===== flow/config.mk =====
export PLATFORM = sky130hd
export DESIGN_NAME = SOBEL
export DESIGN_NICKNAME = SOBEL
export VERILOG_FILES = /design/flow/design.v
export SDC_FILE = /design/flow/constraint.sdc
export NUM_CORES = 4
export LEC_CHECK = 0
export ABC_AREA = 1
export CAP_MARGIN = 20
export CORE_MARGIN = 2
export CORE_UTILIZATION = 72
export CTS_CLUSTER_SIZE = 90
export HOLD_SLACK_MARGIN = 0.28
export PLACE_DENSITY_LB_ADDON = 0.2
export SETUP_SLACK_MARGIN = -0.5
export SLEW_MARGIN = 20

===== flow/constraint.sdc =====
create_clock -name core_clock -period 7.22 [get_ports {clk}]
set_input_delay 1.4440 -clock core_clock [delete_from_list [all_inputs] [get_ports {clk}]]
set_output_delay 1.4440 -clock core_clock [all_outputs]
set_load 0.01 [all_outputs]

===== flow/run.sh =====
#!/bin/bash
# the make line also repeats each setting of config.mk as NAME=value (left out here)
make -C /OpenROAD-flow-scripts/flow DESIGN_CONFIG=/design/flow/config.mk WORK_HOME=/design/flow/orfs CLKGATE_MAP_FILE= finish

===== flow/design.v =====
`timescale 1ns/10ps
module  SOBEL(clk,reset,busy,ready,iaddr,idata,cdata_rd,cdata_wr,caddr_rd,caddr_wr,cwr,crd,csel	);
	input clk,reset;
	input ready;
	input [7:0] idata;
	input [7:0] cdata_rd;
	output reg busy;
	output reg [16:0] iaddr;
	output reg [7:0] cdata_wr;
	output [15:0] caddr_rd;
	output reg [15:0] caddr_wr;
	output reg cwr;
	output crd;
	output reg [1:0] csel;
	assign caddr_rd = 16'd0;
	assign crd = 1'b0;
	localparam IDLE = 2'd0, READ = 2'd1, WRITE = 2'd2, DONE = 2'd3;
	reg [1:0] state;
	reg [3:0] count;
	reg [16:0] count_iaddr;    
	reg [16:0] w_count;        
	reg [71:0] pixel_value;    
	reg [7:0] sobel_x;
	wire [71:0] win = {idata, pixel_value[63:0]};
	wire [7:0] p0 = win[7:0],   p1 = win[15:8],  p2 = win[23:16];
	wire [7:0] p3 = win[31:24], p5 = win[47:40];
	wire [7:0] p6 = win[55:48], p7 = win[63:56], p8 = win[71:64];
	wire signed [11:0] gx = $signed({4'b0, p0}) + $signed({3'b0, p3, 1'b0}) + $signed({4'b0, p6})
	                      - $signed({3'b0, p5, 1'b0}) - $signed({4'b0, p2}) - $signed({4'b0, p8});
	wire signed [11:0] gy_r = $signed({4'b0, pixel_value[7:0]}) + $signed({3'b0, pixel_value[15:8], 1'b0}) + $signed({4'b0, pixel_value[23:16]})
	                        - $signed({3'b0, pixel_value[63:56], 1'b0}) - $signed({4'b0, pixel_value[55:48]}) - $signed({4'b0, pixel_value[71:64]});
	function [7:0] clamp(input signed [11:0] v);
		if (v > 255) clamp = 8'd255;
		else if (v < 0) clamp = 8'd0;
		else clamp = v[7:0];
	endfunction
	wire [8:0] temp_combine = sobel_x + cdata_wr + 9'd1;
	always @(posedge clk)
	begin
		if (reset) begin
			state <= IDLE;
			busy <= 1'b0;
			cwr <= 1'b0;
			csel <= 2'b00;
			count <= 4'd0;
			iaddr <= 17'd0;
			count_iaddr <= 17'd0;
			w_count <= 17'd0;
			caddr_wr <= 16'd0;
			cdata_wr <= 8'd0;
		end
		else begin
			case (state)
			IDLE: begin
				if (ready) begin
					busy <= 1'b1;
					state <= READ;
					count <= 4'd0;
					count_iaddr <= 17'd0;
					iaddr <= 17'd0;
					w_count <= 17'd0;
				end
			end
			READ: begin
				pixel_value[count*8 +: 8] <= idata;
				if (count == 4'd8) begin
					cwr <= 1'b1;
					csel <= 2'b01;
					cdata_wr <= clamp(gx);
					sobel_x <= clamp(gx);
					caddr_wr <= w_count[15:0];
					state <= WRITE;
				end
				else begin
					if (count == 4'd2 || count == 4'd5)
						iaddr <= iaddr + 17'd256;
					else
						iaddr <= iaddr + 17'd1;
					count <= count + 4'd1;
				end
			end
			WRITE: begin
				if (csel == 2'b01) begin
					csel <= 2'b10;
					cdata_wr <= clamp(gy_r);
				end
				else if (csel == 2'b10) begin
					csel <= 2'b11;
					cdata_wr <= temp_combine[8:1];
				end
				else begin
					cwr <= 1'b0;
					csel <= 2'b00;
					count <= 4'd0;
					w_count <= w_count + 17'd1;
					if (w_count == 17'd65535) begin
						busy <= 1'b0;
						state <= DONE;
					end
					else begin
						state <= READ;
						if (count_iaddr % 258 == 255) begin
							count_iaddr <= count_iaddr + 17'd3;
							iaddr <= count_iaddr + 17'd3;
						end
						else begin
							count_iaddr <= count_iaddr + 17'd1;
							iaddr <= count_iaddr + 17'd1;
						end
					end
				end
			end
			default: ;
			endcase
		end
	end
endmodule

==> changes_impl.md, run 1 <==
### Physical design

- Yosys chip area: 12900 µm²
- Multiplexer share: 0
- Post-synthesis adder-cell area fraction: 0.143
- Post-synth top area share: 0.167
- Inst Count DP: 2165
- Stop Error: [ERROR GRT-0232] Routing congestion too high. Check the congestion heatmap in the GUI.
- Die Wd: 138 µm
- Synth unique cells: 52
- Cts bufs inserted: 17
- Final Wtd Congestion: 0.922
- DP Area: 14800 µm²
- DP HPWL: 26.8 mm
- Number of cells in Yosys stat: 1753
- Pre-Place Util: 0.742
- Most frequent cell after synthesis: nand2_1
- Post-synth seq share: 0.301
- Top FF cell, synth: dfxtp_1
- Post-synth EDFFs: 72
- H-tree Lvls: 4
- Top cells by area: edfxtp_1 17%, dfxtp_1 13%, fa_1 9.9%, nand2_1 9.6%, inv_1 7.8%
- Clock tree buffer depth: 2
- Clock Root Buffer: clkbuf_16
- Synth area leader: edfxtp_1
- Synthesized area: 12900 µm²
- Simple-gate portion of the synthesized area: 0.273
- Die Ht: 138 µm
- Synth warnings: 1
- Synth flops: 158
- IO Count: 81
- Aoi share: 0.150
- Synthesized area per cell: 7.37 µm²
- Port bufs: 55
- Synth logic family: simple AND/OR/NAND/NOR gates
- Row cnt: 48
- Halt Stage: global routing (5_1_grt)
- FFs w/ async S/R, synth: 0
- Outcome: stopped before the end
- Commonest cells post-synth: 331 x nand2_1, 268 x inv_1, 164 x nand3_1
- Grt ovf: 1473
- Post-Syn Instances: 1753
- Core box area: 17400 µm²
- Die area: 19000 µm²
- # clock sinks: 158
- Global Route Usage Sum: 0.985
- XORs/XNORs by Area: 0.0270
## layer usage
layer / overflow / track usage
met5: 5 / 0.550
met4: 375 / 1.16
met3: 17 / 0.768
met2: 1060 / 1.28
met1: 16 / 0.836
## metrics by stage
| stage | worst slack, ns | setup TNS, ns |
|---|---|---|
| after floorplan | -0.310 | -0.740 |
| after global placement | -0.948 | -11.11 |
| after detailed placement | -1.41 | -22.37 |
| after CTS | -0.877 | -13.57 |
## what timing repair did
action | 4_1_cts
setup endpoints to repair | 22
gates resized | 106
endpoints found under the hold margin | 0
hold buffers | 0
pin swaps | 60
buffers inserted | 42
cloned | 1
==> run 2: changes to the inputs <==
Settings changed: ABC_AREA 1 to default, CORE_UTILIZATION 72 to 55, CTS_CLUSTER_SIZE 90 to default, HOLD_SLACK_MARGIN 0.28 to default, PLACE_DENSITY_LB_ADDON 0.2 to default, SETUP_SLACK_MARGIN -0.5 to default.
Clock period 7.22 ns to 7.2 ns, I/O delays scaled along.
==> run 2 against run 1 <==
Against the previous run:
- synthesized area down 4.6%
- the layout now fails its checks (setup timing)
- die area up 24%
- synthesized cell count down 19%
==> changes_impl.md, run 2 <==
## Flow update

- Outcome: complete, but fails checks
- Violated checks: setup timing
- Design Area, Final: 15900 µm²
- Crit path to: iaddr[14]
- Crit path largest cell delay: 0.55 ns
- Synthesized area per cell: 8.70 µm²
- Clk Latency, worst-skew pair: 0.44 ns
- Hold Path Depth: 2
- Synth logic family: AND-OR/OR-AND gates
- Final period utilization: 1.21
- Top cells by area: edfxtp_1 18%, dfxtp_1 14%, fa_1 10%, nor2_1 4.7%, ha_1 4.6%
- Max Fclk: 115 MHz
- Hold buffers post-CTS: 0
- Clock skew after layout: 0.0162 ns
- Setup crit start kind: register
- CTS tree: built
- Number of cells in Yosys stat: 1416
- Reg area: 3890 µm²
- Vias in the first global route: 11107
- Layout area overhead: 29.4%
- CP startpoint: count_iaddr[13]
- Crit path buffers/inverters: 4
- Final ANT Viol Nets: 0
- Die Wd: 154 µm
- Layout filler cell count: 1695
- DR WL/cell: 17.5 µm
- Commonest cells post-synth: 153 x nor2_1, 147 x nand2_1, 111 x inv_1
- Worst r2r dst: iaddr[14]
- Post-synthesis adder-cell area fraction: 0.152
- Synth flops: 158
- Critical path's top delay family: simple AND/OR/NAND/NOR gates
- Synth warnings: 1
- Die Ht: 154 µm
- Post-synth EDFFs: 72
- Vias: 11254
- Aoi share: 0.216
- Reg2Reg Depth: 36
- Tightest Hold Check Type: reg2reg
- WHS Endpoint: caddr_wr[13]
- Critical Path Slowest Stage Cell: or4_4
- Global Route Usage Sum: 0.293
- # clock sinks: 158
- OpenROAD warnings: 44
- Top FF cell, synth: dfxtp_1
- Final WL: 34.1 mm
- DRC errors left: 0
- Setup crit end kind: register
- Yosys chip area: 12300 µm²
- Synth area leader: edfxtp_1
- Core box area: 21900 µm²
- Grt ovf: 0
- Port bufs: 55
- Max_cap viols: 0
- Initial antenna violation count: 0
- Final Core Density: 0.728
- Final nets: 1787
- First-pass GRT wire length: 56.5 mm
- Drt pass-1 iters: 8
- DR iter-0 viols: 743
- Largest net degree at the start of global routing: 75
- Simple-gate portion of the synthesized area: 0.197
- IO Count: 81
- MI comb area: 8370 µm²
- Arrival time at the worst endpoint: 9.05 ns
- Setup ws final: -1.48 ns
- Synth unique cells: 101
- Critical path type: reg2reg
- Unrepaired setup endpoints after global routing: yes
- Critical path's most frequent cell: buf_4
- Most frequent cell after synthesis: nor2_1
- Max_slew headroom: 0.252
- Final Hold Fails: 0
- DP HPWL: 25.2 mm
- Final Max Slew Viols: 0
- # setup viols final: 32
- R2R Setup Slk: -1.48 ns
- Clock-pin slew on the worst setup and hold paths: 0.07 ns
- Synthesized area: 12300 µm²
- Post-synth seq share: 0.315
- RR Startpoint: count_iaddr[13]
- FFs w/ async S/R, synth: 0
- Pre-Place Util: 0.563
- Post-Syn Instances: 1416
- Hold path start: caddr_wr[13]
- Final Wtd Congestion: 0.922
- Clock tree buffer depth: 2
- H-tree Lvls: 4
- Pre-CTS setup slack: -1.72 ns
- Row cnt: 54
- Crit path max fanout: 5
- Cell depth of the worst setup path: 36
- Via density: 5.77
- Pin slew with the least headroom to its limit: 1.11 ns
- XORs/XNORs by Area: 0.0427
- Cts bufs inserted: 17
- Die area: 23600 µm²
- Clock Root Buffer: clkbuf_16
- CP required: 7.57 ns
- Post-synth top area share: 0.175
- Ant diodes: 0
- Min Tclk post-route: 8.68 ns
- DP Area: 14600 µm²
- Multiplexer share: 0.0125
[run 2: area by class of cell]
type                    count  area share
clock inverters            14     0.00871
inverters                 112      0.0264
multi-input cells        1084       0.525
clock buffers              18      0.0283
flip-flops and latches    158       0.244
repair buffers            286       0.146
well taps                 280      0.0220
[run 2: repair_timing]
action / CTS / global route
gates resized: 50 / 58
endpoints found under the setup margin: 32 / 32
buffers inserted: 14 / 10
pin swaps: 45 / 38
[run 2: metrics by stage]
stage | hold slack [ns] | std cells | TNS [ns]
2_1_floorplan | 0.446 | 1432 | -27.85
3_3_place_gp | 0.445 | 1896 | -40.79
3_5_place_dp | 0.449 | 1896 | -50.76
4_1_cts | 0.459 | 1942 | -43.67
5_1_grt | 0.475 | 1952 | -58.28
6_report | 0.457 | 1952 | -42.92
[run 2: metal layers]
metal  vias up  part of all wire  track usage
li1       5513                 -            -
met3        46             0.047       0.0409
met1      5413              0.47        0.425
met5         -                 0            0
met2       282              0.47        0.463
met4         0             0.018       0.0791
==> run 3: changes to the inputs <==
Settings changed: CORE_ASPECT_RATIO from default to 0.5, CORE_UTILIZATION 55 to 40, CTS_CLUSTER_DIAMETER from default to 290, CTS_CLUSTER_SIZE from default to 47, PLACE_DENSITY_LB_ADDON from default to 0.25, SETUP_SLACK_MARGIN from default to 0.49, TNS_END_PERCENT from default to 20.
Clock period 7.2 ns to 9.6 ns, I/O delays scaled along.
==> run 3 against run 2 <==
Against the previous run:
- the run now finishes clean
- flip-flop count unchanged
- synthesized cell count unchanged
- non-clock buffer count down 157
- largest cell class unchanged
- highest routed layer unchanged
==> changes_impl.md, run 3 <==
## Flow update

- DP HPWL: 23.4 mm
- # clock sinks: 158
- DR WL/cell: 17.0 µm
- Final Non-Filler Cells: 1914
- Aoi share: 0.216
- RR Startpoint: count_iaddr[11]
- Clock Root Buffer: clkbuf_16
- Critical Path Slowest Stage Cell: or4b_4
- Hold Path Depth: 2
- Outcome: timing/DRC/antenna clean
- Number of cells in Yosys stat: 1416
- Largest net degree at the start of global routing: 75
- Post-synth EDFFs: 72
- Yosys chip area: 12300 µm²
- Pre-CTS setup slack: -0.00416 ns
- Row cnt: 45
- Vias in the first global route: 10422
- Via density: 5.62
- Critical path type: reg2reg
- Top cells by area: edfxtp_1 18%, dfxtp_1 14%, fa_1 10%, nor2_1 4.7%, ha_1 4.6%
- OpenROAD warnings: 40
- Clk Latency, worst-skew pair: 0.44 ns
- Synth area leader: edfxtp_1
- Synthesized area: 12300 µm²
- Die Ht: 128 µm
- Drt pass-1 iters: 5
- Synth unique cells: 101
- DR iter-0 viols: 723
- R2R Setup Slk: 0.49 ns
- Final Max Slew Viols: 0
- Most frequent cell after synthesis: nor2_1
- Hold path start: caddr_wr[9]
- Setup ws final: 0.492 ns
- Min Tclk post-route: 9.11 ns
- Pre-Place Util: 0.407
- XORs/XNORs by Area: 0.0427
- Clock tree buffer depth: 2
- Crit path largest cell delay: 0.64 ns
- Final Wtd Congestion: 0.885
- # setup viols final: 0
- Post-synthesis adder-cell area fraction: 0.152
- Clock skew after layout: 0.0117 ns
- Post-synth seq share: 0.315
- Global Route Usage Sum: 0.203
- Core box area: 30300 µm²
- Crit path to: iaddr[14]
- Synth flops: 158
- Fin Setup TNS: 0 ns
- Synth warnings: 1
- FFs w/ async S/R, synth: 0
- Final WL: 32.6 mm
- WHS: 0.458 ns
- Die area: 32300 µm²
- Ant diodes: 0
- Unrepaired setup endpoints after global routing: yes
- Synth logic family: AND-OR/OR-AND gates
- Critical path's top delay family: simple AND/OR/NAND/NOR gates
- Pin slew with the least headroom to its limit: 1.19 ns
- First-pass GRT wire length: 52.9 mm
- Top FF cell, synth: dfxtp_1
- H-tree Lvls: 4
- CTS tree: built
- Final nets: 1630
- CP required: 9.97 ns
- Simple-gate portion of the synthesized area: 0.197
- Multiplexer share: 0.0125
- Tightest Hold Check Type: reg2reg
- Layout area overhead: 19.4%
- Crit path buffers/inverters: 6
- Hold buffers post-CTS: 0
- Commonest cells post-synth: 153 x nor2_1, 147 x nand2_1, 111 x inv_1
- Worst r2r dst: iaddr[14]
- Setup crit end kind: register
- Arrival time at the worst endpoint: 9.47 ns
- Crit path max fanout: 8
- Initial antenna violation count: 0
- Setup crit start kind: register
- Reg2Reg Depth: 40
- Cts bufs inserted: 17
- Synthesized area per cell: 8.70 µm²
- Final period utilization: 0.949
- Post-synth top area share: 0.175
- Max_cap viols: 0
- Final Hold Fails: 0
- WHS Endpoint: caddr_wr[9]
- Clock-pin slew on the worst setup and hold paths: 0.07 ns
- Final ANT Viol Nets: 0
- Max Fclk: 110 MHz
- Post-Syn Instances: 1416
- Port bufs: 55
- Cell depth of the worst setup path: 40
- Die Wd: 252 µm
- IO Count: 81
- Vias: 10750
- Inst Count DP: 1851
- DRC errors left: 0
- Grt ovf: 0
- CP startpoint: count_iaddr[11]
- Max_slew headroom: 0.203
run 3: cell type report:
type / instances / area [µm²]
Inverter: 112 / 420
Clock inverter: 12 / 120
Timing Repair Buffer: 129 / 1120
Tap cell: 399 / 499
Clock buffer: 20 / 458
Multi-Input combinational cell: 1084 / 8190
Fill cell: 2867 / 15600
Sequential cell: 158 / 3900
run 3: timing repair:
item,CTS,global route
setup buffers,10,21
setup endpoints to repair,29,31
endpoints found under the hold margin,0,0
pin swaps,11,37
resized,36,71
run 3: per-layer routing:
metal | share of wire | track usage | routed length (µm)
met1 | 0.46 | 0.269 | 14900
met3 | 0.042 | 0.0309 | 1360
met2 | 0.48 | 0.342 | 15700
met5 | 0 | 0 | 0
met4 | 0.018 | 0.0651 | 584
run 3: through the flow:
stage               area [µm²]   util
global route             14700  0.486
detailed placement       13400  0.442
CTS                      14200  0.469
floorplan                12400      -
finish                   14700  0.486
global placement         13400  0.442
==> run 4: changes to the inputs <==
Settings changed: CORE_ASPECT_RATIO 0.5 to default, CORE_UTILIZATION 40 to 20, CTS_CLUSTER_DIAMETER 290 to default, CTS_CLUSTER_SIZE 47 to default, PLACE_DENSITY_LB_ADDON 0.25 to default, SETUP_SLACK_MARGIN 0.49 to default, TNS_END_PERCENT 20 to default.
Clock period 9.6 ns to 12.9 ns, I/O delays scaled along.
==> run 4 against run 3 <==
Against the previous run:
- clock skew grew 0.012 ns
- setup slack gained 1.3 ns
- count of clock-buffer cells in the layout is 3 lower
- first-iteration DRC count increased by 12%
- non-clock buffer count down 66
- largest cell class unchanged
==> changes_impl.md, run 4 <==
## Flow update

- Outcome: timing/DRC/antenna clean
- Final Wtd Congestion: 0.841
- WHS Endpoint: caddr_wr[3]
- Cts bufs inserted: 17
- First-pass GRT wire length: 54.8 mm
- Synth warnings: 1
- # setup viols final: 0
- Met3 usage: 0.0256
- Via density: 4.71
- Critical path type: reg2reg
- Inst Count DP: 2199
- Max_cap viols: 0
- # clock sinks: 158
- Post-synth top area share: 0.175
- Synth area leader: edfxtp_1
- Number of cells in Yosys stat: 1416
- Pre-Place Util: 0.203
- Clock skew after layout: 0.0232 ns
- XORs/XNORs by Area: 0.0427
- RR Startpoint: count_iaddr[9]
- Hold buffers post-CTS: 0
- Min Tclk post-route: 11.13 ns
- FFs w/ async S/R, synth: 0
- Drt pass-1 iters: 6
- Pre-CTS setup slack: 1.89 ns
- DR iter-0 viols: 813
- Arrival time at the worst endpoint: 11.50 ns
- Core box area: 60600 µm²
- Reg area: 3880 µm²
- Synth flops: 158
- Die area: 63600 µm²
- Crit path buffers/inverters: 1
- Aoi share: 0.216
- Final Core Density: 0.235
- Synth unique cells: 101
- Unrepaired setup endpoints after global routing: no
- Setup ws final: 1.77 ns
- Final Max Slew Viols: 0
- Die Ht: 252 µm
- IO Count: 81
- Tightest Hold Check Type: reg2reg
- Setup crit start kind: register
- Clock tree buffer depth: 2
- MI comb area: 7730 µm²
- Layout filler cell count: 6523
- Critical Path Slowest Stage Cell: a2111oi_0
- Layout area overhead: 15.5%
- Clock Root Buffer: clkbuf_16
- GRT met2 Usage: 0.172
- Crit path max fanout: 12
- DP HPWL: 25.5 mm
- Reg2Reg Depth: 35
- Post-Syn Instances: 1416
- Row cnt: 90
- Synthesized area per cell: 8.70 µm²
- DRC errors left: 0
- Yosys chip area: 12300 µm²
- WHS: 0.458 ns
- Max Fclk: 89.8 MHz
- Final nets: 1564
- Simple-gate portion of the synthesized area: 0.197
- Post-synth EDFFs: 72
- Fin Setup TNS: 0 ns
- Synth logic family: AND-OR/OR-AND gates
- Final period utilization: 0.863
- Setup crit end kind: register
- Crit path to: iaddr[14]
- Hold Path Depth: 2
- Crit path largest cell delay: 0.76 ns
- Ant diodes: 0
- Clk Latency, worst-skew pair: 0.46 ns
- Cell depth of the worst setup path: 35
- H-tree Lvls: 4
- Most frequent cell after synthesis: nor2_1
- Final WL: 33.8 mm
- Final Hold Fails: 0
- Met1 Usage GRT: 0.144
- CP required: 13.27 ns
- Top cells by area: edfxtp_1 18%, dfxtp_1 14%, fa_1 10%, nor2_1 4.7%, ha_1 4.6%
- Die Wd: 252 µm
- OpenROAD warnings: 39
- DP Area: 13600 µm²
- Hold path start: caddr_wr[3]
- CTS tree: built
- Port bufs: 55
- Synthesized area: 12300 µm²
- Grt ovf: 0
- Design Area, Final: 14200 µm²
- DR WL/cell: 15.2 µm
- Worst r2r dst: iaddr[14]
- Largest net degree at the start of global routing: 75
- CP startpoint: count_iaddr[9]
- Vias: 10516
- Final Non-Filler Cells: 2231
- Pin slew with the least headroom to its limit: 0.989 ns
- Critical path's top delay family: AND-OR/OR-AND gates
- Max_slew headroom: 0.339
- Post-CTS Setup Bufs: 0
- CTS-repair resized insts: 0
- Global Route Usage Sum: 0.107
- Vias in the first global route: 10237
- Clock-pin slew on the worst setup and hold paths: 0.07 ns
- R2R Setup Slk: 1.77 ns
- Final ANT Viol Nets: 0
- Commonest cells post-synth: 153 x nor2_1, 147 x nand2_1, 111 x inv_1
- Initial antenna violation count: 1
- Critical path's most frequent cell: nand3_1
- Multiplexer share: 0.0125
- Post-synthesis adder-cell area fraction: 0.152
- Post-synth seq share: 0.315
- Top FF cell, synth: dfxtp_1
- Grt peak-use layer: met2
-- run 4: per-layer routing --
metal / part of all wire / up-vias
li1: - / 5088
met3: 0.066 / 42
met5: 0.00032 / -
met2: 0.45 / 327
met1: 0.46 / 5057
met4: 0.015 / 2
-- run 4: layout make-up --
class,instances,area share
timing repair buffer,63,0.0426
sequential,158,0.273
inverter,112,0.0296
tap,782,0.0688
clock buffer,17,0.0299
multi-input combinational,1084,0.543
clock inverter,15,0.0128
==> run 5: changes to the inputs <==
Settings changed: CORE_UTILIZATION 20 to 40.
Clock period 12.9 ns to 6.18 ns, I/O delays scaled along.
==> run 5 against run 4 <==
Against the previous run:
- the layout now fails its checks (setup timing)
- critical path depth rose by 3
- register-to-register slack got worse by 4.3 ns
- count of clock-buffer cells in the layout rose by 1
- hold slack got worse by 0.0020 ns
- clock skew fell by 0.011 ns
- highest routed layer is now met4
==> changes_impl.md, run 5 <==
## Flow update

- Outcome: complete, but fails checks
- Violated checks: setup timing
- Commonest cells post-synth: 153 x nor2_1, 147 x nand2_1, 111 x inv_1
- DR iter-0 viols: 869
- Clock-pin slew on the worst setup and hold paths: 0.07 ns
- Number of cells in Yosys stat: 1416
- Most frequent cell after synthesis: nor2_1
- RR Startpoint: count_iaddr[10]
- CTS tree: built
- Critical path's top delay family: AND-OR/OR-AND gates
- DP HPWL: 26.0 mm
- WHS Endpoint: caddr_wr[12]
- Synthesized area per cell: 8.70 µm²
- First-pass GRT wire length: 57.2 mm
- Unrepaired setup endpoints after global routing: yes
- Max_cap viols: 0
- Synth warnings: 1
- Layout area overhead: 33.3%
- Worst r2r dst: count_iaddr[12]
- Vias: 11319
- Setup crit start kind: register
- Fin Setup TNS: -77.02 ns
- Grt ovf: 0
- Die Ht: 180 µm
- Tightest Hold Check Type: reg2reg
- Critical path type: reg2reg
- Clock Root Buffer: clkbuf_16
- CP startpoint: count_iaddr[10]
- Ant diodes: 0
- Cell depth of the worst setup path: 38
- Aoi share: 0.216
- MI comb area: 8500 µm²
- CP required: 6.55 ns
- Synth flops: 158
- Post-Syn Instances: 1416
- Simple-gate portion of the synthesized area: 0.197
- Final Wtd Congestion: 0.893
- Post-synth EDFFs: 72
- Final Hold Fails: 0
- Global Route Usage Sum: 0.214
- DRC errors left: 0
- Synth unique cells: 101
- Final Max Slew Viols: 0
- Synthesized area: 12300 µm²
- Top cells by area: edfxtp_1 18%, dfxtp_1 14%, fa_1 10%, nor2_1 4.7%, ha_1 4.6%
- Yosys chip area: 12300 µm²
- Pre-Place Util: 0.405
- Final ANT Viol Nets: 0
- Max Fclk: 115 MHz
- Arrival time at the worst endpoint: 9.09 ns
- # clock sinks: 158
- Crit path max fanout: 5
- Multiplexer share: 0.0125
- Setup crit end kind: register
- Synth area leader: edfxtp_1
- Clock skew after layout: 0.0123 ns
- Cts bufs inserted: 17
- H-tree Lvls: 4
- Crit path to: count_iaddr[12]
- Final period utilization: 1.41
- Post-synth seq share: 0.315
- Reg area: 3890 µm²
- R2R Setup Slk: -2.54 ns
- Clock tree buffer depth: 2
- FFs w/ async S/R, synth: 0
- Crit path buffers/inverters: 4
- Setup ws final: -2.54 ns
- Crit path largest cell delay: 0.50 ns
- Row cnt: 64
- Synth logic family: AND-OR/OR-AND gates
- Largest net degree at the start of global routing: 74
- DR WL/cell: 16.8 µm
- Layout filler cell count: 2732
- Clk Latency, worst-skew pair: 0.44 ns
- Hold path start: caddr_wr[12]
- Min Tclk post-route: 8.72 ns
- Initial antenna violation count: 0
- Hold Path Depth: 2
- Top FF cell, synth: dfxtp_1
- Final nets: 1811
- Vias in the first global route: 11016
- Via density: 5.41
- Max_slew headroom: 0.230
- Drt pass-1 iters: 5
- Core box area: 30400 µm²
- Die Wd: 180 µm
- XORs/XNORs by Area: 0.0427
- Post-synth top area share: 0.175
- Pin slew with the least headroom to its limit: 1.15 ns
- Final WL: 35.2 mm
- Reg2Reg Depth: 38
- Post-synthesis adder-cell area fraction: 0.152
- # setup viols final: 32
- IO Count: 81
- Port bufs: 55
- Critical Path Slowest Stage Cell: or4_4
- Hold buffers post-CTS: 0
- Die area: 32200 µm²
- OpenROAD warnings: 42
## run 5: per-stage QoR
stage	hold slack, ns	setup slack, ns	cells	instance area (µm²)	utilization
after floorplan	0.446	-2.14	1432	12600	-
after global placement	0.448	-2.45	2016	14800	0.487
after detailed placement	0.452	-2.64	2016	14800	0.487
after CTS	0.461	-2.41	2070	15800	0.518
after global routing	0.482	-2.88	2092	16400	0.540
final	0.456	-2.54	2092	16400	0.540
## run 5: final cells by class
type                       count  area share
clock buffer                  18      0.0274
clock inverter                14     0.00869
inverter                     112      0.0256
multi-input combinational   1084       0.517
sequential                   158       0.237
tap                          396      0.0302
timing repair buffer         310       0.154
## run 5: timing repair
action                     4_1_cts  5_1_grt
pin swaps                       24       70
setup endpoints to repair       32       32
resized                         40       91
setup buffers                   22       24
## run 5: layer usage
layer | global-route usage | wire, µm | vias up
met5 | 0 | 0 | -
met4 | 0.0436 | 396 | 0
met3 | 0.0385 | 1460 | 30
met2 | 0.334 | 16100 | 227
met1 | 0.312 | 17200 | 5495
li1 | - | - | 5567
==> run 6: changes to the inputs <==
Settings changed: CORE_ASPECT_RATIO from default to 0.93, CORE_MARGIN 2 to 9, CORE_UTILIZATION 40 to 67, CTS_CLUSTER_DIAMETER from default to 203, GPL_ROUTABILITY_DRIVEN from default to 0, GPL_TIMING_DRIVEN from default to 0, SLEW_MARGIN 20 to 25.
Clock period 6.18 ns to 9.6 ns, I/O delays scaled along.
==> run 6 against run 5 <==
Against the previous run:
- final cell count decreased by 14%
- now clean on timing, DRC and antenna
- setup slack improved by 2.7 ns
- hold slack about the same
- critical endpoint is now iaddr[4]
- non-clock buffer count decreased by 140
- utilization increased by 28 points
- largest cell class unchanged
- routed wire length increased by 1.5%
- clock skew increased by 0.0026 ns
- flip-flop count unchanged
- sequential share of layout area increased by 2.7 points
==> changes_impl.md, run 6 <==
## Flow update

- DRC errors left: 0
- DR WL/cell: 19.8 µm
- Post-Syn Instances: 1416
- WHS: 0.456 ns
- Outcome: timing/DRC/antenna clean
- Simple-gate portion of the synthesized area: 0.197
- Max_cap viols: 0
- Setup crit end kind: register
- FFs w/ async S/R, synth: 0
- Vias in the first global route: 10629
- H-tree Lvls: 4
- Row cnt: 47
- Synth flops: 158
- Most frequent cell after synthesis: nor2_1
- Layout area overhead: 19.4%
- Number of cells in Yosys stat: 1416
- Final nets: 1671
- Synthesized area: 12300 µm²
- Worst r2r dst: iaddr[4]
- Hold Path Depth: 2
- Die Wd: 159 µm
- Post-synth seq share: 0.315
- Fin Setup TNS: 0 ns
- Ant diodes: 0
- Synth unique cells: 101
- Pre-CTS setup slack: -0.864 ns
- Largest net degree at the start of global routing: 23
- Critical Path Slowest Stage Cell: or4_4
- Critical path's top delay family: AND-OR/OR-AND gates
- CTS tree: built
- Post-synth EDFFs: 72
- RR Startpoint: count_iaddr[10]
- Clock-pin slew on the worst setup and hold paths: 0.08 ns
- Max_slew headroom: 0.354
- CP startpoint: count_iaddr[10]
- WHS Endpoint: caddr_wr[12]
- XORs/XNORs by Area: 0.0427
- Crit path max fanout: 7
- # clock sinks: 158
- Synth area leader: edfxtp_1
- Crit path buffers/inverters: 3
- Setup crit start kind: register
- Via density: 6.40
- DR iter-0 viols: 1061
- Drt pass-1 iters: 6
- Crit path to: iaddr[4]
- Clock Root Buffer: clkbuf_16
- Post-synthesis adder-cell area fraction: 0.152
- Tightest Hold Check Type: reg2reg
- Synth warnings: 1
- Cell depth of the worst setup path: 37
- First-pass GRT wire length: 55.2 mm
- Multiplexer share: 0.0125
- Reg2Reg Depth: 37
- Arrival time at the worst endpoint: 9.72 ns
- Port bufs: 55
- Grt ovf: 0
- Core box area: 17900 µm²
- Global Route Usage Sum: 0.293
- Setup ws final: 0.206 ns
- Die area: 23600 µm²
- Final Core Density: 0.820
- Clk Latency, worst-skew pair: 0.45 ns
- # setup viols final: 0
- Initial antenna violation count: 0
- Clock skew after layout: 0.0149 ns
- Commonest cells post-synth: 153 x nor2_1, 147 x nand2_1, 111 x inv_1
- Crit path largest cell delay: 0.56 ns
- Critical path type: reg2reg
- Clock tree buffer depth: 2
- Top cells by area: edfxtp_1 18%, dfxtp_1 14%, fa_1 10%, nor2_1 4.7%, ha_1 4.6%
- Max Fclk: 106 MHz
- Hold path start: caddr_wr[12]
- Post-synth top area share: 0.175
- Final ANT Viol Nets: 0
- Synth logic family: AND-OR/OR-AND gates
- Die Ht: 149 µm
- CP required: 9.92 ns
- Final period utilization: 0.979
- IO Count: 81
- DP HPWL: 25.4 mm
- Final Hold Fails: 0
- Final Max Slew Viols: 0
- R2R Setup Slk: 0.21 ns
- OpenROAD warnings: 41
- Final WL: 35.7 mm
- Vias: 11521
- Synthesized area per cell: 8.70 µm²
- Min Tclk post-route: 9.39 ns
- Aoi share: 0.216
- Top FF cell, synth: dfxtp_1
- Pre-Place Util: 0.687
- Cts bufs inserted: 17
- Yosys chip area: 12300 µm²
- Pin slew with the least headroom to its limit: 0.965 ns
==> run 6: area by class of cell <==
class | instances | area (µm²)
timing repair buffer | 93 | 896
clock buffer | 18 | 439
buffer | 77 | 394
tap | 245 | 307
clock inverter | 13 | 146
multi-input combinational | 1084 | 8220
inverter | 112 | 420
sequential | 158 | 3890
fill | 1164 | 3230
==> run 6: timing repair <==
action	4_1_cts	5_1_grt
endpoints found under the setup margin	32	32
hold buffers	0	0
pin swaps	3	45
setup buffers	2	34
gates resized	24	91
==> run 6: metrics by stage <==
| step | std cells | area [µm²] |
|---|---|---|
| 3_3_place_gp | 1732 | 13200 |
| 4_1_cts | 1766 | 14000 |
| 2_1_floorplan | 1432 | 12400 |
| 6_report | 1800 | 14700 |
| 3_5_place_dp | 1734 | 13300 |
| 5_1_grt | 1800 | 14700 |
==> run 6: per-layer routing <==
metal,track usage,vias to the layer above,wire length [µm]
li1,-,5289,-
met1,0.415,5497,15100
met2,0.433,648,16000
met3,0.0713,87,3870
met4,0.0870,0,746
met5,0,-,0
==> run 7: changes to the inputs <==
Settings changed: ABC_AREA from default to 0, CAP_MARGIN 20 to 5, CORE_ASPECT_RATIO 0.93 to default, CORE_MARGIN 9 to 2, CORE_UTILIZATION 67 to 25, CTS_CLUSTER_DIAMETER 203 to 188, GPL_ROUTABILITY_DRIVEN 0 to default, HOLD_SLACK_MARGIN from default to 0.27, MAX_ROUTING_LAYER from default to met4, SETUP_SLACK_MARGIN from default to 0.06, SLEW_MARGIN 25 to 20.
Clock period 9.6 ns to 11.8 ns, I/O delays scaled along.
==> run 7 against run 6 <==
Against the previous run:
- hold slack better by 0.0042 ns
- synthesized cell count is the same
- highest routed layer unchanged
- still clean
- design area is 1.9% lower
- critical endpoint is now iaddr[14]
==> changes_impl.md, run 7 <==
## Flow update

- Outcome: timing/DRC/antenna clean
- Final Wtd Congestion: 0.895
- Tightest Hold Check Type: reg2reg
- Largest net degree at the start of global routing: 27
- Cts bufs inserted: 17
- Pre-Place Util: 0.253
- Vias in the first global route: 10478
- Inst Count DP: 2153
- Synth unique cells: 101
- CTS-repair resized insts: 0
- Clock Root Buffer: clkbuf_16
- Layout area overhead: 17.1%
- Post-synth top area share: 0.175
- Initial antenna violation count: 1
- Synth warnings: 1
- Final WL: 35.2 mm
- WHS: 0.460 ns
- Met3 WL post-DR: 2.00 mm
- Post-synth EDFFs: 72
- Arrival time at the worst endpoint: 11.13 ns
- Yosys chip area: 12300 µm²
- Crit path buffers/inverters: 2
- H-tree Lvls: 4
- Die Wd: 226 µm
- Post-Syn Instances: 1416
- Critical path's top delay family: AND-OR/OR-AND gates
- Met2 WL post-DR: 15.6 mm
- Cell depth of the worst setup path: 35
- Top FF cell, synth: dfxtp_1
- Commonest cells post-synth: 153 x nor2_1, 147 x nand2_1, 111 x inv_1
- FFs w/ async S/R, synth: 0
- Number of cells in Yosys stat: 1416
- Multiplexer share: 0.0125
- Worst r2r dst: iaddr[14]
- DR WL/cell: 16.1 µm
- DP HPWL: 27.1 mm
- Max_cap viols: 0
- Drt pass-1 iters: 6
- Setup crit start kind: register
- Via density: 4.95
- DR iter-0 viols: 776
- Critical path type: reg2reg
- Die Ht: 226 µm
- CP startpoint: count_iaddr[15]
- DP Area: 13800 µm²
- OpenROAD warnings: 39
- CP required: 12.16 ns
- Grt ovf: 0
- Port bufs: 55
- Clock skew after layout: 0.0159 ns
- Row cnt: 81
- CTS tree: built
- DRC errors left: 0
- Final nets: 1636
- Setup crit end kind: register
- Final period utilization: 0.912
- WHS Endpoint: caddr_wr[3]
- Pin slew with the least headroom to its limit: 0.886 ns
- Critical path's most frequent cell: nand3_1
- # clock sinks: 158
- Fin Setup TNS: 0 ns
- Synthesized area: 12300 µm²
- R2R Setup Slk: 1.04 ns
- Final ANT Viol Nets: 0
- Clock-pin slew on the worst setup and hold paths: 0.06 ns
- Setup ws final: 1.04 ns
- Max Used Layer: met4
- Simple-gate portion of the synthesized area: 0.197
- Met1 WL: 16.7 mm
- Post-synthesis adder-cell area fraction: 0.152
- Synth area leader: edfxtp_1
- Most frequent cell after synthesis: nor2_1
- Reg2Reg Depth: 35
- Final Hold Fails: 0
- Top cells by area: edfxtp_1 18%, dfxtp_1 14%, fa_1 10%, nor2_1 4.7%, ha_1 4.6%
- Vias: 10810
- Die area: 51100 µm²
- Post-synth seq share: 0.315
- First-pass GRT wire length: 56.3 mm
- Crit path largest cell delay: 0.75 ns
- Max_slew headroom: 0.406
- Post-CTS Setup Bufs: 0
- Crit path to: iaddr[14]
- Clock tree buffer depth: 2
- Synth logic family: AND-OR/OR-AND gates
- Final Max Slew Viols: 0
- Clk Latency, worst-skew pair: 0.45 ns
- # setup viols final: 0
- Critical Path Slowest Stage Cell: a2111oi_0
- Hold Path Depth: 2
- Hold buffers post-CTS: 0
- Pre-CTS setup slack: 1.17 ns
- Final Core Density: 0.296
- XORs/XNORs by Area: 0.0427
- IO Count: 81
- Hold path start: caddr_wr[3]
- Global Route Usage Sum: 0.144
- Unrepaired setup endpoints after global routing: no
- Layout filler cell count: 5169
- Design Area, Final: 14400 µm²
- Min Tclk post-route: 10.76 ns
- Final Non-Filler Cells: 2186
- RR Startpoint: count_iaddr[15]
- Max Fclk: 92.9 MHz
- Synthesized area per cell: 8.70 µm²
- Synth flops: 158
- Core box area: 48700 µm²
- Aoi share: 0.216
- Crit path max fanout: 10
[run 7: final cells by class]
class                   count  area (µm²)  share of cell area
well taps                 664         831              0.0576
clock inverters            15         170              0.0118
clock buffers              17         425              0.0295
repair buffers             57         598              0.0415
plain buffers              78         372              0.0258
flip-flops and latches    158        3880               0.269
multi-input cells        1084        7720               0.535
diodes                      1        2.50            0.000173
inverters                 112         420              0.0291
[run 7: layer usage]
layer  global-route usage  vias to the layer above
li1                     -                     5218
met1                0.195                     5221
met2                0.217                      323
met3               0.0264                       48
met4               0.0432                        0
met5                    -                        -
==> run 8: changes to the inputs <==
Settings changed: ABC_AREA 0 to default, CAP_MARGIN 5 to 20, CORE_ASPECT_RATIO from default to 1.94, CORE_UTILIZATION 25 to 63, CTS_CLUSTER_DIAMETER 188 to 290, CTS_CLUSTER_SIZE from default to 47, GPL_ROUTABILITY_DRIVEN from default to 0, GPL_TIMING_DRIVEN 0 to default, HOLD_SLACK_MARGIN 0.27 to default, MAX_ROUTING_LAYER met4 to default, PLACE_DENSITY from default to 0.35, SETUP_SLACK_MARGIN 0.06 to 0.19, TNS_END_PERCENT from default to 40.
Clock period 11.8 ns to 9.6 ns, I/O delays scaled along.
==> run 8 against run 7 <==
Against the previous run:
- still clean on timing, DRC and antenna
- count of clock-buffer cells in the layout increased by 2
- critical path type unchanged
- setup slack lost 0.76 ns
- via count up 5.1%
- maximum frequency rose by 15%
- sequential share of layout area is 0.36 points lower
- design area up 1.5%
- die area fell by 59%
- global-route usage grew 21 points
- routed wire length grew 3.4%
- clock skew fell by 0.0017 ns
- highest routed layer unchanged
==> changes_impl.md, run 8 <==
## Flow update

- # clock sinks: 158
- Clock Root Buffer: clkbuf_16
- Critical path's top delay family: AND-OR/OR-AND gates
- Crit path largest cell delay: 0.51 ns
- RR Startpoint: count_iaddr[10]
- Synth unique cells: 101
- Design Area, Final: 14600 µm²
- Initial antenna violation count: 0
- Post-synthesis adder-cell area fraction: 0.152
- WHS: 0.453 ns
- DR iter-0 viols: 597
- Grt ovf: 0
- Max_slew headroom: 0.252
- OpenROAD warnings: 42
- Synthesized area: 12300 µm²
- Outcome: timing/DRC/antenna clean
- Clk Latency, worst-skew pair: 0.45 ns
- R2R Setup Slk: 0.28 ns
- DR WL/cell: 20.1 µm
- Worst r2r dst: iaddr[10]
- Global Route Usage Sum: 0.354
- Post-synth seq share: 0.315
- Top cells by area: edfxtp_1 18%, dfxtp_1 14%, fa_1 10%, nor2_1 4.7%, ha_1 4.6%
- Unrepaired setup endpoints after global routing: yes
- Critical Path Slowest Stage Cell: or4_4
- Setup ws final: 0.280 ns
- Synth area leader: edfxtp_1
- Port bufs: 55
- Critical path type: reg2reg
- XORs/XNORs by Area: 0.0427
- Setup crit start kind: register
- Drt pass-1 iters: 5
- IO Count: 81
- DP HPWL: 27.1 mm
- Pre-CTS setup slack: 0.103 ns
- CP required: 9.91 ns
- Most frequent cell after synthesis: nor2_1
- Core box area: 19300 µm²
- Aoi share: 0.216
- Top FF cell, synth: dfxtp_1
- Yosys chip area: 12300 µm²
- Multiplexer share: 0.0125
- Final WL: 36.4 mm
- Critical path's most frequent cell: buf_4
- WHS Endpoint: caddr_wr[5]
- Vias: 11359
- Pin slew with the least headroom to its limit: 1.11 ns
- DRC errors left: 0
- Hold Path Depth: 2
- Inst Count DP: 1758
- Via density: 6.29
- Crit path to: iaddr[10]
- Synth flops: 158
- Pre-Place Util: 0.639
- Vias in the first global route: 11455
- CTS tree: built
- Reg2Reg Depth: 40
- Post-Syn Instances: 1416
- Synth warnings: 1
- Final Hold Fails: 0
- Synthesized area per cell: 8.70 µm²
- Post-synth EDFFs: 72
- Layout area overhead: 18.9%
- First-pass GRT wire length: 57.0 mm
- Synth logic family: AND-OR/OR-AND gates
- Max Fclk: 107 MHz
- Final ANT Viol Nets: 0
- Arrival time at the worst endpoint: 9.63 ns
- # setup viols final: 0
- Commonest cells post-synth: 153 x nor2_1, 147 x nand2_1, 111 x inv_1
- Simple-gate portion of the synthesized area: 0.197
- Final nets: 1667
- Post-synth top area share: 0.175
- Number of cells in Yosys stat: 1416
- Layout filler cell count: 1480
- Setup crit end kind: register
- H-tree Lvls: 4
- Crit path max fanout: 10
- Largest net degree at the start of global routing: 75
- Die area: 20800 µm²
- Ant diodes: 0
- Die Ht: 199 µm
- Hold buffers post-CTS: 0
- Final period utilization: 0.971
- Min Tclk post-route: 9.32 ns
- Clock tree buffer depth: 2
- Clock-pin slew on the worst setup and hold paths: 0.07 ns
- FFs w/ async S/R, synth: 0
- CP startpoint: count_iaddr[10]
- Max_cap viols: 0
- Row cnt: 71
- Crit path buffers/inverters: 8
- Final Non-Filler Cells: 1807
- Tightest Hold Check Type: reg2reg
- DP Area: 13600 µm²
- Die Wd: 104 µm
- Clock skew after layout: 0.0142 ns
- Fin Setup TNS: 0 ns
- Cell depth of the worst setup path: 40
- Hold path start: caddr_wr[5]
- Cts bufs inserted: 17
- Final Max Slew Viols: 0
run 8: metal layers:
layer,wire (µm),global-route usage,share of wire
met3,1660,0.0488,0.046
met1,11700,0.327,0.32
met5,0,0,0
met2,20100,0.686,0.55
met4,2890,0.270,0.080
run 8: area by class of cell:
type / instances / area, µm² / share of cell area
clock inverters: 13 / 129 / 0.00880
flip-flops and latches: 158 / 3890 / 0.266
repair buffers: 166 / 1390 / 0.0952
multi-input cells: 1084 / 8050 / 0.550
inverters: 112 / 420 / 0.0287
well taps: 255 / 319 / 0.0218
clock buffers: 19 / 443 / 0.0302
run 8: repair_timing:
action,in CTS,in global routing
setup endpoints to repair,6,30
gates resized,8,62
buffers inserted,1,16
pin swaps,2,21
run 8: through the flow:
stage	util
final	0.760
after floorplan	-
after CTS	0.737
after global placement	0.705
after global routing	0.760
after detailed placement	0.705
==> run 9: changes to the inputs <==
Settings changed: CORE_ASPECT_RATIO 1.94 to default, CORE_UTILIZATION 63 to 39, CTS_CLUSTER_DIAMETER 290 to 151, CTS_CLUSTER_SIZE 47 to 95, GPL_ROUTABILITY_DRIVEN 0 to default, PLACE_DENSITY 0.35 to default, PLACE_DENSITY_LB_ADDON from default to 0.26, SETUP_SLACK_MARGIN 0.19 to default, TNS_END_PERCENT 40 to default.
==> run 9 against run 8 <==
Against the previous run:
- highest routed layer unchanged
- critical endpoint unchanged
- register-to-register slack improved by 0.26 ns
- routed wire length decreased by 13%
- hold slack improved by 0.0048 ns
- design area decreased by 1.6%
==> changes_impl.md, run 9 <==
## Flow update

- Die Ht: 182 µm
- DR iter-0 viols: 694
- XORs/XNORs by Area: 0.0427
- Final nets: 1619
- Cell depth of the worst setup path: 39
- Final Max Slew Viols: 0
- Final period utilization: 0.943
- Final WL: 31.7 mm
- Synthesized area per cell: 8.70 µm²
- Max_slew headroom: 0.279
- Die Wd: 182 µm
- CTS tree: built
- Port bufs: 55
- Post-Syn Instances: 1416
- Synth flops: 158
- DR WL/cell: 16.6 µm
- Critical path type: reg2reg
- OpenROAD warnings: 39
- Aoi share: 0.216
- Final Core Density: 0.460
- Tightest Hold Check Type: reg2reg
- Core box area: 31300 µm²
- Top cells by area: edfxtp_1 18%, dfxtp_1 14%, fa_1 10%, nor2_1 4.7%, ha_1 4.6%
- Hold buffers post-CTS: 0
- IO Count: 81
- Clk Latency, worst-skew pair: 0.44 ns
- Yosys chip area: 12300 µm²
- Crit path buffers/inverters: 5
- Reg2Reg Depth: 39
- Commonest cells post-synth: 153 x nor2_1, 147 x nand2_1, 111 x inv_1
- Final Hold Fails: 0
- Row cnt: 65
- Post-synth EDFFs: 72
- Crit path to: iaddr[10]
- Largest net degree at the start of global routing: 75
- Vias: 10542
- Simple-gate portion of the synthesized area: 0.197
- Most frequent cell after synthesis: nor2_1
- Pre-Place Util: 0.393
- Max_cap viols: 0
- Hold Path Depth: 2
- Synth area leader: edfxtp_1
- First-pass GRT wire length: 51.6 mm
- Top FF cell, synth: dfxtp_1
- Outcome: timing/DRC/antenna clean
- Critical path's most frequent cell: buf_4
- Vias in the first global route: 10035
- Critical Path Slowest Stage Cell: or4b_1
- Synth warnings: 1
- Final Wtd Congestion: 0.906
- Post-synth seq share: 0.315
- Die area: 33000 µm²
- Cts bufs inserted: 17
- # setup viols final: 0
- Drt pass-1 iters: 5
- CP startpoint: count_iaddr[8]
- Setup crit start kind: register
- WHS Endpoint: caddr_wr[10]
- Clock tree buffer depth: 2
- H-tree Lvls: 4
- Max Fclk: 110 MHz
- CP required: 9.89 ns
- Post-synth top area share: 0.175
- Clock-pin slew on the worst setup and hold paths: 0.07 ns
- Critical path's top delay family: AND-OR/OR-AND gates
- Global Route Usage Sum: 0.192
- Crit path max fanout: 11
- WHS: 0.458 ns
- Worst r2r dst: iaddr[10]
- FFs w/ async S/R, synth: 0
- # clock sinks: 158
- Synth unique cells: 101
- Post-synthesis adder-cell area fraction: 0.152
- Synthesized area: 12300 µm²
- Final ANT Viol Nets: 0
- Grt ovf: 0
- Layout area overhead: 17.0%
- Clock skew after layout: 0.0148 ns
- Initial antenna violation count: 0
- Layout filler cell count: 3046
- Synth logic family: AND-OR/OR-AND gates
- Ant diodes: 0
- Via density: 5.53
- Number of cells in Yosys stat: 1416
- Hold path start: caddr_wr[10]
- DRC errors left: 0
- RR Startpoint: count_iaddr[8]
- Min Tclk post-route: 9.06 ns
- R2R Setup Slk: 0.54 ns
- Multiplexer share: 0.0125
- Crit path largest cell delay: 0.56 ns
- DP HPWL: 23.6 mm
- Setup crit end kind: register
- Clock Root Buffer: clkbuf_16
- Pin slew with the least headroom to its limit: 1.08 ns
- Arrival time at the worst endpoint: 9.35 ns
==> run 9: layout make-up <==
class	instances	area, µm²	area share
multi-input cells	1084	7960	0.552
repair buffers	118	1020	0.0707
well taps	402	503	0.0349
inverters	112	420	0.0292
clock inverters	14	190	0.0132
flip-flops and latches	158	3890	0.270
clock buffers	18	429	0.0298
==> run 9: repair_timing <==
action	CTS	global route
buffers inserted	0	8
resized	0	53
setup endpoints to repair	0	31
==> run 9: per-stage QoR <==
| stage | instances | setup WS [ns] | TNS [ns] | cell area (µm²) |
|---|---|---|---|---|
| finish | 1906 | 0.544 | 0 | 14400 |
| global route | 1906 | -0.0333 | -0.0871 | 14400 |
| CTS | 1898 | 0.0853 | 0 | 14100 |
| detailed placement | 1866 | 0.112 | 0 | 13500 |
| global placement | 1866 | 0.253 | 0 | 13500 |
| floorplan | 1432 | 0.907 | 0 | 12400 |
==> run 9: layer usage <==
metal / vias up / routed length [µm] / GRT usage
li1: 5170 / - / -
met1: 5091 / 15500 / 0.276
met2: 240 / 14200 / 0.296
met3: 41 / 1280 / 0.0301
met4: 0 / 726 / 0.0628
met5: - / 0 / 0
==> run 10: changes to the inputs <==
Settings changed: ABC_AREA from default to 1, CORE_UTILIZATION 39 to 72, CTS_CLUSTER_DIAMETER 151 to 231, CTS_CLUSTER_SIZE 95 to 72, HOLD_SLACK_MARGIN from default to 0.29, PLACE_DENSITY_LB_ADDON 0.26 to 0.19, SETUP_SLACK_MARGIN from default to -0.56.
Clock period 9.6 ns to 7.16 ns, I/O delays scaled along.
==> run 10 against run 9 <==
Against the previous run:
- the flow now stops in global routing (5_1_grt)
- synthesized cell count grew 24%
- die area shrank 42%
- synthesized area up 4.9%
==> changes_impl.md, run 10 <==
### Physical design

- IO Count: 81
- Commonest cells post-synth: 331 x nand2_1, 268 x inv_1, 164 x nand3_1
- Pre-Place Util: 0.742
- Most frequent cell after synthesis: nand2_1
- # clock sinks: 158
- Post-synth seq share: 0.301
- Halt Stage: global routing (5_1_grt)
- Yosys chip area: 12900 µm²
- Synth warnings: 1
- Stop Error: [ERROR GRT-0232] Routing congestion too high. Check the congestion heatmap in the GUI.
- Synth logic family: simple AND/OR/NAND/NOR gates
- Post-synth top area share: 0.167
- Post-synth EDFFs: 72
- Core box area: 17400 µm²
- XORs/XNORs by Area: 0.0270
- Top cells by area: edfxtp_1 17%, dfxtp_1 13%, fa_1 9.9%, nand2_1 9.6%, inv_1 7.8%
- Outcome: stopped before the end
- Synthesized area per cell: 7.37 µm²
- H-tree Lvls: 4
- DP HPWL: 27.2 mm
- Cts bufs inserted: 17
- Synth area leader: edfxtp_1
- Die area: 19000 µm²
- Synth unique cells: 52
- Post-synthesis adder-cell area fraction: 0.143
- Post-Syn Instances: 1753
- Simple-gate portion of the synthesized area: 0.273
- Aoi share: 0.150
- FFs w/ async S/R, synth: 0
- Synth flops: 158
- Clock Root Buffer: clkbuf_16
- Synthesized area: 12900 µm²
- Hold buffers post-CTS: 0
- Grt ovf: 142
- Number of cells in Yosys stat: 1753
- Die Ht: 138 µm
- Clock tree buffer depth: 2
- Top FF cell, synth: dfxtp_1
- Multiplexer share: 0
- Port bufs: 55
- Global Route Usage Sum: 0.811
- Final Wtd Congestion: 0.887
- Row cnt: 48
- Die Wd: 138 µm
==> run 10: repair_timing <==
action,CTS
setup buffers,31
resized,81
cloned,1
pin swaps,29
endpoints found under the setup margin,22
==> run 10: per-stage QoR <==
| stage | instance area [µm²] | cells | setup WS (ns) | util |
|---|---|---|---|---|
| after floorplan | 13000 | 1769 | -0.370 | - |
| after global placement | 14800 | 2162 | -1.04 | 0.851 |
| after detailed placement | 14800 | 2162 | -1.32 | 0.851 |
| after CTS | 16000 | 2226 | -0.890 | 0.916 |
==> run 10: layer usage <==
layer	overflow	GRT usage
met5	1	0.444
met4	52	0.841
met3	3	0.693
met2	80	0.957
met1	6	0.781
==> run 11: changes to the inputs <==
Settings changed: ABC_AREA 1 to default, CORE_MARGIN 2 to 7, CORE_UTILIZATION 72 to 69, CTS_CLUSTER_DIAMETER 231 to default, CTS_CLUSTER_SIZE 72 to default, HOLD_SLACK_MARGIN 0.29 to default, MAX_ROUTING_LAYER from default to met4, MIN_ROUTING_LAYER from default to met2, PLACE_DENSITY_LB_ADDON 0.19 to 0.09, SETUP_SLACK_MARGIN -0.56 to 1.67, TNS_END_PERCENT from default to 40.
Clock period 7.16 ns to 8.28 ns, I/O delays scaled along.
==> run 11 against run 10 <==
Against the previous run:
- the run again fails in global routing (5_1_grt)
- synthesized area is 4.6% lower
- die area is 15% higher
- synthesized cell count is 19% lower
==> changes_impl.md, run 11 <==
### Physical design

- Inst Count DP: 1809
- Synth flops: 158
- DP Area: 14300 µm²
- Top FF cell, synth: dfxtp_1
- Synth area leader: edfxtp_1
- H-tree Lvls: 4
- IO Count: 81
- Final Wtd Congestion: 1.03
- Multiplexer share: 0.0125
- Hold buffers post-CTS: 0
- Halt Stage: global routing (5_1_grt)
- Cts bufs inserted: 17
- Post-Syn Instances: 1416
- Post-synthesis adder-cell area fraction: 0.152
- Die area: 21800 µm²
- Die Ht: 148 µm
- Top cells by area: edfxtp_1 18%, dfxtp_1 14%, fa_1 10%, nor2_1 4.7%, ha_1 4.6%
- Synth unique cells: 101
- Synth warnings: 1
- Number of cells in Yosys stat: 1416
- Row cnt: 48
- Yosys chip area: 12300 µm²
- XORs/XNORs by Area: 0.0427
- Clock tree buffer depth: 2
- FFs w/ async S/R, synth: 0
- Post-synth EDFFs: 72
- Grt ovf: 68
- Simple-gate portion of the synthesized area: 0.197
- DP HPWL: 27.7 mm
- Synthesized area: 12300 µm²
- Pre-Place Util: 0.710
- Port bufs: 55
- Outcome: stopped before the end
- Global Route Usage Sum: 0.763
- Post-synth seq share: 0.315
- Die Wd: 148 µm
- Post-synth top area share: 0.175
- Most frequent cell after synthesis: nor2_1
- # clock sinks: 158
- Synthesized area per cell: 8.70 µm²
- Core box area: 17400 µm²
- Commonest cells post-synth: 153 x nor2_1, 147 x nand2_1, 111 x inv_1
- Synth logic family: AND-OR/OR-AND gates
- Aoi share: 0.216
- Pre-CTS setup slack: -0.523 ns
- Stop Error: [ERROR GRT-0232] Routing congestion too high. Check the congestion heatmap in the GUI.
- Clock Root Buffer: clkbuf_16
## run 11: repair_timing
action / CTS
gates resized: 50
pin swaps: 36
setup endpoints to repair: 48
setup buffers: 11
## run 11: routing by layer
metal  global-route usage  GRT overflow
met1                    -             -
met2                0.783             7
met3                0.841            50
met4                0.596            11
met5                    -             -
## run 11: metrics by stage
stage          utilization
2_1_floorplan            -
3_3_place_gp         0.825
3_5_place_dp         0.825
4_1_cts              0.875
==> run 12: changes to the inputs <==
Settings changed: ABC_AREA from default to 1, CELL_PAD_IN_SITES_DETAIL_PLACEMENT from default to 1, CELL_PAD_IN_SITES_GLOBAL_PLACEMENT from default to 0, CORE_MARGIN 7 to 2, CORE_UTILIZATION 69 to 40, CTS_CLUSTER_DIAMETER from default to 134, GPL_TIMING_DRIVEN from default to 1, PLACE_DENSITY_LB_ADDON 0.09 to 0.28, SETUP_SLACK_MARGIN 1.67 to default, SLEW_MARGIN 20 to 5, TNS_END_PERCENT 40 to default.
Clock period 8.28 ns to 9.6 ns, I/O delays scaled along.
==> run 12 against run 11 <==
Against the previous run:
- synthesized cell count increased by 24%
- die area increased by 55%
- the run now finishes clean
- synthesized area increased by 4.9%
==> changes_impl.md, run 12 <==
## Flow update

- RR Startpoint: count_iaddr[14]
- Critical Path Slowest Stage Cell: fa_2
- Post-Syn Instances: 1753
- DP Area: 13800 µm²
- DRC errors left: 0
- Die area: 33700 µm²
- Synth logic family: simple AND/OR/NAND/NOR gates
- Pre-Place Util: 0.407
- Top FF cell, synth: dfxtp_1
- Global Route Usage Sum: 0.383
- Final Hold Fails: 0
- DP HPWL: 29.1 mm
- Crit path largest cell delay: 0.44 ns
- Port bufs: 55
- Post-synth top area share: 0.167
- Setup crit end kind: register
- Critical path's most frequent cell: nand2_1
- WHS Endpoint: w_count[0]
- Synth unique cells: 52
- Post-synthesis adder-cell area fraction: 0.143
- FFs w/ async S/R, synth: 0
- # setup viols final: 0
- Hold path start: w_count[0]
- Setup crit start kind: register
- Post-synth EDFFs: 72
- Hold Path Depth: 1
- Synth warnings: 1
- Multiplexer share: 0
- # clock sinks: 158
- Grt ovf: 0
- Final period utilization: 0.951
- Critical path's top delay family: simple AND/OR/NAND/NOR gates
- DR iter-0 viols: 3160
- Final Max Slew Viols: 0
- Yosys chip area: 12900 µm²
- Tightest Hold Check Type: reg2reg
- Via density: 7.67
- Ant diodes: 0
- Die Ht: 184 µm
- Post-synth seq share: 0.301
- Crit path buffers/inverters: 8
- Critical path type: reg2reg
- Aoi share: 0.150
- Commonest cells post-synth: 331 x nand2_1, 268 x inv_1, 164 x nand3_1
- XORs/XNORs by Area: 0.0270
- Clock Root Buffer: clkbuf_16
- Synthesized area: 12900 µm²
- Clock-pin slew on the worst setup and hold paths: 0.07 ns
- Vias: 17217
- CP required: 10.00 ns
- Most frequent cell after synthesis: nand2_1
- Outcome: timing/DRC/antenna clean
- Top cells by area: edfxtp_1 17%, dfxtp_1 13%, fa_1 9.9%, nand2_1 9.6%, inv_1 7.8%
- DR WL/cell: 18.7 µm
- OpenROAD warnings: 39
- Layout area overhead: 17.0%
- Cts bufs inserted: 17
- Synthesized area per cell: 7.37 µm²
- Vias in the first global route: 18850
- Reg2Reg Depth: 67
- Synth flops: 158
- H-tree Lvls: 4
- R2R Setup Slk: 0.47 ns
- Max_slew headroom: 0.259
- First-pass GRT wire length: 65.5 mm
- CP startpoint: count_iaddr[14]
- Final Wtd Congestion: 0.853
- Drt pass-1 iters: 8
- CTS tree: built
- Clock skew after layout: 0.0127 ns
- Final WL: 42.1 mm
- Clock tree buffer depth: 2
- Initial antenna violation count: 0
- Clk Latency, worst-skew pair: 0.46 ns
- Design Area, Final: 15100 µm²
- Worst r2r dst: iaddr[16]
- Die Wd: 184 µm
- Arrival time at the worst endpoint: 9.53 ns
- Number of cells in Yosys stat: 1753
- Max_cap viols: 0
- Final nets: 1958
- Synth area leader: edfxtp_1
- Crit path to: iaddr[16]
- Final ANT Viol Nets: 0
- Simple-gate portion of the synthesized area: 0.273
- Row cnt: 65
- Min Tclk post-route: 9.13 ns
- Largest net degree at the start of global routing: 65
- IO Count: 81
- Max Fclk: 110 MHz
- Layout filler cell count: 3952
- Core box area: 31700 µm²
- Crit path max fanout: 10
- Pin slew with the least headroom to its limit: 1.11 ns
- Fin Setup TNS: 0 ns
- Cell depth of the worst setup path: 67
run 12: per-stage QoR:
stage / worst slack [ns] / std cells / util / hold WS [ns]
floorplan: 2.07 / 1769 / - / 0.431
finish: 0.472 / 2245 / 0.476 / 0.474
global route: -0.288 / 2245 / 0.476 / 0.502
global placement: 0.585 / 2171 / 0.434 / 0.442
detailed placement: 0.163 / 2171 / 0.434 / 0.459
CTS: 0.107 / 2203 / 0.453 / 0.473
run 12: metal layers:
metal,track usage,share of wire,wire (µm),vias up
li1,-,-,-,5850
met1,-,0,0,5996
met2,0.458,0.52,21800,4781
met3,0.484,0.39,16400,590
met4,0.0595,0.092,3860,0
met5,-,0,0,-
run 12: layout make-up:
class / instances / area, µm² / share of cell area
clock inverters: 12 / 93.8 / 0.00621
flip-flops and latches: 158 / 3910 / 0.258
inverters: 280 / 1060 / 0.0705
well taps: 402 / 503 / 0.0333
repair buffers: 102 / 911 / 0.0603
multi-input cells: 1271 / 8150 / 0.539
clock buffers: 20 / 489 / 0.0324
run 12: timing repair:
action	4_1_cts	5_1_grt
hold buffers	0	0
setup buffers	0	40
gates resized	0	111
setup endpoints to repair	0	22
